P:
## mul
module mul(
    input         mul_clk,
    input         resetn,
    input         mul_signed,
    input  [31:0] x,
    input  [31:0] y,
    input         de_to_ex_valid,
    input         ex_allowin,
    output [63:0] result
);
Settings: LEC_CHECK=0, CAP_MARGIN=20, CORE_MARGIN=2, CORE_UTILIZATION=68, MAX_ROUTING_LAYER=met4, SETUP_SLACK_MARGIN=0.12, SLEW_MARGIN=20; clock period 8.27 ns.
run.sh (not shown) runs the stock make flow with config.mk's settings and CLKGATE_MAP_FILE=.
No crash in P: every stage finished, but the layout fails its final checks due to negative setup slack.
The following lists how S was set up differently from P:
- CORE_UTILIZATION changed from 68 to 57
- MAX_ROUTING_LAYER removed (was met4)
- SETUP_SLACK_MARGIN changed from 0.12 to 2.21
## What came out
[flow] S | stages: complete | final checks: fail | reason: negative setup slack
Between P and S, the horizontal die size is lower for P.
Accumulated negative setup slack delta for S relative to P: 230 ps lower
Between P and S, number of tap cells inserted increased.
P → S: fraction of the core area occupied by cells at floorplan has decreased; utilization shrank by 12 points; number of non-clock buffers picked up an extra about 8%.
For the total of clock buffers placed in the layout, S came in 5 higher than P did.
Of S and P, it is S that has the lower final period demand of the worst path.

========
Starting RTL as in the previous note.
Settings: LEC_CHECK=0, ABC_AREA=1, CAP_MARGIN=30, CELL_PAD_IN_SITES_DETAIL_PLACEMENT=1, CELL_PAD_IN_SITES_GLOBAL_PLACEMENT=3, CORE_ASPECT_RATIO=1.27, CORE_MARGIN=6, CORE_UTILIZATION=66, CTS_CLUSTER_SIZE=59, GPL_ROUTABILITY_DRIVEN=1, GPL_TIMING_DRIVEN=0, HOLD_SLACK_MARGIN=0.25, MAX_ROUTING_LAYER=met4, MIN_ROUTING_LAYER=met2, PLACE_DENSITY_LB_ADDON=0.04, SETUP_SLACK_MARGIN=1.65, SLEW_MARGIN=5, TNS_END_PERCENT=70; clock period 7.25 ns.
The first run died in 3_1_place_gp_skip_io.
Rerun with:
CTS_CLUSTER_SIZE = 93   (was 59)
MAX_ROUTING_LAYER = met5   (was met4)
SETUP_SLACK_MARGIN = 1.23   (was 1.65)
TNS_END_PERCENT = 5   (was 70)
After rerunning: The changed run stopped in 3_1_place_gp_skip_io on FLW-0024. Synthesized area does not change. Synthesized cell count stays the same. Die size is unchanged.
Rerun with:
ABC_AREA = default   (was 1)
CAP_MARGIN = 20   (was 30)
CELL_PAD_IN_SITES_DETAIL_PLACEMENT = default   (was 1)
CELL_PAD_IN_SITES_GLOBAL_PLACEMENT = default   (was 3)
CORE_ASPECT_RATIO = default   (was 1.27)
CORE_MARGIN = 2   (was 6)
CTS_CLUSTER_SIZE = default   (was 93)
GPL_ROUTABILITY_DRIVEN = default   (was 1)
GPL_TIMING_DRIVEN = default   (was 0)
HOLD_SLACK_MARGIN = default   (was 0.25)
MAX_ROUTING_LAYER = default   (was met5)
MIN_ROUTING_LAYER = default   (was met2)
PLACE_DENSITY_LB_ADDON = default   (was 0.04)
SETUP_SLACK_MARGIN = default   (was 1.23)
SLEW_MARGIN = 20   (was 5)
TNS_END_PERCENT = default   (was 5)
clock period = 11.7 ns   (was 7.25 ns; I/O delays follow)
=> This time the run went through all stages and came out clean; synthesized area climbs slightly; die size falls by a few percent; synthesized cell count went down by roughly a tenth.
Rerun with:
CORE_UTILIZATION = 72   (was 66)
MAX_ROUTING_LAYER = met4   (was default)
clock period = 8.55 ns   (was 11.7 ns; I/O delays follow)
With this change the flow completed and failed the layout checks on negative setup slack.
Clock-buffer cell count shrinks by 10.
Worst hold slack gets worse by 0.62 ns.
Wire length grows by 3.5%.
Final area came out higher by 5.4%.

========
== run 1 ==
Starting RTL as in the previous note.
Settings: LEC_CHECK=0, CAP_MARGIN=20, CORE_MARGIN=2, CORE_UTILIZATION=72, HOLD_SLACK_MARGIN=-0.09, MAX_ROUTING_LAYER=met4, PLACE_DENSITY_LB_ADDON=0.01, SETUP_SLACK_MARGIN=2.02, SLEW_MARGIN=20, TNS_END_PERCENT=40; clock period 6.81 ns.
What the final checks of run 1 revealed, after a flow that finished every stage, was a layout that fails on negative setup slack.
For run 2, these inputs were changed with respect to run 1:
Settings: PLACE_DENSITY newly set to 0.41; HOLD_SLACK_MARGIN changed from -0.09 to -0.08; PLACE_DENSITY_LB_ADDON removed (was 0.01); CTS_CLUSTER_DIAMETER newly set to 100; SETUP_SLACK_MARGIN removed (was 2.02); the clock period (ns, I/O delays scaled along) changed from 6.81 to 7.71.
==> results <==
- Compare run 2 and run 1 | number of global-route vias before repair lower: run 2
- Run 2 ended with more data required time of the worst path than run 1.
- Diff run 1 -> run 2: cell area moved down.
- Of run 2 and run 1, the lower share of cell area taken by flip-flops and latches belongs to run 1.
- In run 2, the clock-buffer cell count came out 13 below the value in run 1.
- Compared with run 1, run 2 shows a lower area growth from synthesis to final layout.
- Diff run 1 -> run 2: number of cells after detailed placement has remained practically unchanged, wire length of the first global-routing pass fell by 2.5%.
- | run 2 | all stages done | FAIL | negative setup slack |
diff inputs: run 2 => run 3
Settings: a deleted PLACE_DENSITY that had been 0.41; a deleted TNS_END_PERCENT that had been 40; a change of CTS_CLUSTER_DIAMETER from 100 to 45; an added SETUP_SLACK_MARGIN of 2.02; an added CTS_CLUSTER_SIZE of 72; a deleted HOLD_SLACK_MARGIN that had been -0.08; an added PLACE_DENSITY_LB_ADDON of 0.01; a deleted MAX_ROUTING_LAYER that had been met4; an added CORE_ASPECT_RATIO of 0.72; a change of the clock period (ns, I/O delays scaled along) from 7.71 to 7.68.
Notes after the runs:
Run 3: flow complete, layout not clean; failing: negative setup slack. [flow] run 2 | stages: complete | final checks: fail | reason: negative setup slack. Diff run 3 and run 2: placed wire-length estimate after detailed placement higher in run 3. Routed wire in run 3 totals more than in run 2. After synthesis and placement, the instance count of run 3 is above that of run 2. Comparing via count for run 3 and run 2, the smaller number came from run 2. On run 3: critical path depth is 4 higher than what run 2 gave. Run 3 vs run 2, number of clock buffer instances in the layout went up by 16. Diff run 3 and run 2: smallest setup slack after layout higher in run 2. The final reports for run 3 and run 2 show TritonCTS buffer count higher in the former.
What run 4 does differently from run 3 at the input level:
Settings: CORE_ASPECT_RATIO no longer set, was 0.72; MAX_ROUTING_LAYER now met4, previously not set; SETUP_SLACK_MARGIN no longer set, was 2.02; CTS_CLUSTER_SIZE no longer set, was 72; TNS_END_PERCENT now 40, previously not set; HOLD_SLACK_MARGIN now -0.08, previously not set; PLACE_DENSITY_LB_ADDON no longer set, was 0.01; CTS_CLUSTER_DIAMETER now 94, was 45; the clock period (ns, I/O delays scaled along) now 7.7, was 7.68.
- Diff run 3 -> run 4: number of optimization iterations in the first detailed-route pass decreased 1; total number of nets in the final design decreased 84; post-route core utilization decreased 1.6 points.
- Across both runs, number of endpoints failing setup at the final stage was lower for run 4 than for run 3.
- Between run 3 and run 4, growth of design area from synthesis to finish decreased.
- Diff run 3 -> run 4 | die width | down by more than 10%
- The non-clock buffer count number comes out higher for run 3 vs run 4.
- Of run 3 and run 4, none finishes clean.
- Although run 3 finished all stages, its layout failed final checks on negative setup slack.
- Wire length: lower on run 4
